## DOUBLY_PIPELINE
module DOUBLY_PIPELINE(clk,xi,yi,r,ang,xf,yf);
input signed[15:0] xi,yi;
input clk;
output reg signed [15:0] r,ang;
output reg signed [15:0] xf,yf;
 wire signed [15:0] ri,angi;
 wire  signed [15:0] xfi,yfi;
wire  signed [15:0] g1,g2,g3,g4,g5,g6,g7,g8;
ROTATING x1(clk,xi,yi,g1,g2,g3,g4,g5,g6,g7,g8,xfi,yfi);     
VECTORING x2(clk,xi,yi,g1,g2,g3,g4,g5,g6,g7,g8,ri,angi);  
always @(*)
begin 
xf<=xfi;
yf<=yfi;  
r<=ri;
ang<=angi;
end
endmodule
For scale: about 9900 cells after synthesis, about 750 flip-flops, roughly 97 I/O pins.
clock: 31.4 ns
lec_check: 0
abc_area: 1
cap_margin: 10
cell_pad_in_sites_detail_placement: 1
core_margin: 2
core_utilization: 71
cts_cluster_diameter: 342
cts_cluster_size: 80
gpl_routability_driven: 0
gpl_timing_driven: 0
place_density_lb_addon: 0.25
setup_slack_margin: -2.0
slew_margin: 10
run.sh (not shown) runs the stock make flow with config.mk's settings and CLKGATE_MAP_FILE=.
The first run ended with an error in detailed placement (DPL-0033).
==> next run, changes <==
==> flow/config.mk (replaced) <==
export PLATFORM = sky130hd
export DESIGN_NAME = DOUBLY_PIPELINE
export DESIGN_NICKNAME = DOUBLY_PIPELINE
export VERILOG_FILES = /design/flow/design.v
export SDC_FILE = /design/flow/constraint.sdc
export NUM_CORES = 4
export LEC_CHECK = 0
export CAP_MARGIN = 10
export CORE_MARGIN = 2
export CORE_UTILIZATION = 72
export CTS_CLUSTER_SIZE = 57
export HOLD_SLACK_MARGIN = -0.1
export SETUP_SLACK_MARGIN = 1.53
export SLEW_MARGIN = 20
==> flow/constraint.sdc (replaced) <==
create_clock -name core_clock -period 12.1 [get_ports {clk}]
set_input_delay 2.4200 -clock core_clock [delete_from_list [all_inputs] [get_ports {clk}]]
set_output_delay 2.4200 -clock core_clock [all_outputs]
set_load 0.01 [all_outputs]
Effect: With this change the flow failed in global routing; die area climbs by 1.4%; synthesized cell count drops by 9.7%; synthesized area climbs by 2.8%.
==> next run, changes <==
--- a/flow/config.mk
+++ b/flow/config.mk
@@ -8 +8,2 @@
-export CAP_MARGIN = 10
+export CAP_MARGIN = 20
+export CORE_ASPECT_RATIO = 0.5
@@ -11,3 +12 @@
-export CTS_CLUSTER_SIZE = 57
-export HOLD_SLACK_MARGIN = -0.1
-export SETUP_SLACK_MARGIN = 1.53
+export HOLD_SLACK_MARGIN = -0.06
==> flow/constraint.sdc (replaced) <==
create_clock -name core_clock -period 16.9 [get_ports {clk}]
set_input_delay 3.3800 -clock core_clock [delete_from_list [all_inputs] [get_ports {clk}]]
set_output_delay 3.3800 -clock core_clock [all_outputs]
set_load 0.01 [all_outputs]
What happened:
- The changed run completed, yet does not pass: max-capacitance violations, max-slew violations, negative setup slack
- die size is about the same
- synthesized area is unchanged
- synthesized cell count is unchanged
==> next run, changes <==
--- a/flow/config.mk
+++ b/flow/config.mk
@@ -9 +8,0 @@
-export CORE_ASPECT_RATIO = 0.5
@@ -11,2 +10 @@
-export CORE_UTILIZATION = 72
-export HOLD_SLACK_MARGIN = -0.06
+export CORE_UTILIZATION = 61
==> flow/constraint.sdc (replaced) <==
create_clock -name core_clock -period 12.1 [get_ports {clk}]
set_input_delay 2.4200 -clock core_clock [delete_from_list [all_inputs] [get_ports {clk}]]
set_output_delay 2.4200 -clock core_clock [all_outputs]
set_load 0.01 [all_outputs]
This time the run completed, yet does not pass: negative setup slack.
Wire length shrinks by 6.6%.
Die size climbs by 18%.
Design area climbs by 9.2%.
Via count goes down by 2.1%.
==> next run, changes <==
--- a/flow/config.mk
+++ b/flow/config.mk
@@ -8 +8 @@
-export CAP_MARGIN = 20
+export CAP_MARGIN = 10
@@ -10 +10,4 @@
-export CORE_UTILIZATION = 61
+export CORE_UTILIZATION = 72
+export CTS_CLUSTER_DIAMETER = 133
+export CTS_CLUSTER_SIZE = 57
+export HOLD_SLACK_MARGIN = -0.1
The new run did not get past global routing with GRT-0116.
Synthesized area stays the same.
Die area is lower by 15%.
Synthesized cell count stays the same.
==> next run, changes <==
--- a/flow/config.mk
+++ b/flow/config.mk
@@ -8 +8 @@
-export CAP_MARGIN = 10
+export CAP_MARGIN = 20
@@ -10,4 +10 @@
-export CORE_UTILIZATION = 72
-export CTS_CLUSTER_DIAMETER = 133
-export CTS_CLUSTER_SIZE = 57
-export HOLD_SLACK_MARGIN = -0.1
+export CORE_UTILIZATION = 65
==> flow/constraint.sdc (replaced) <==
create_clock -name core_clock -period 16.9 [get_ports {clk}]
set_input_delay 3.3800 -clock core_clock [delete_from_list [all_inputs] [get_ports {clk}]]
set_output_delay 3.3800 -clock core_clock [all_outputs]
set_load 0.01 [all_outputs]
With this change the flow ran to the end with violations: negative setup slack.
Synthesized area stays the same.
Synthesized cell count stays the same.
Die size went up by 11%.


Starting RTL as in the previous note.
==> flow/design.v (excerpt) <==
module DOUBLY_PIPELINE(clk,xi,yi,r,ang,xf,yf);
input signed[15:0] xi,yi;
input clk;
output reg signed [15:0] r,ang;
output reg signed [15:0] xf,yf;
 wire signed [15:0] ri,angi;
 wire  signed [15:0] xfi,yfi;
wire  signed [15:0] g1,g2,g3,g4,g5,g6,g7,g8;
ROTATING x1(clk,xi,yi,g1,g2,g3,g4,g5,g6,g7,g8,xfi,yfi);     
VECTORING x2(clk,xi,yi,g1,g2,g3,g4,g5,g6,g7,g8,ri,angi);  
always @(*)
begin 
xf<=xfi;
yf<=yfi;  
r<=ri;
ang<=angi;
end
endmodule
export LEC_CHECK = 0
export CAP_MARGIN = 20
export CORE_MARGIN = 2
export CORE_UTILIZATION = 40
export SLEW_MARGIN = 20
create_clock -name core_clock -period 25.0 [get_ports {clk}]
==> next run, changes <==
Settings changed: CORE_ASPECT_RATIO set to 1.62, CORE_UTILIZATION 40 to 72, TNS_END_PERCENT set to 5.
Clock period 25.0 ns to 16.9 ns, I/O delays scaled along.
=> With this change the flow failed in global routing with GRT-0232. Die area decreases by 44%. Synthesized area does not change. Synthesized cell count stays the same.
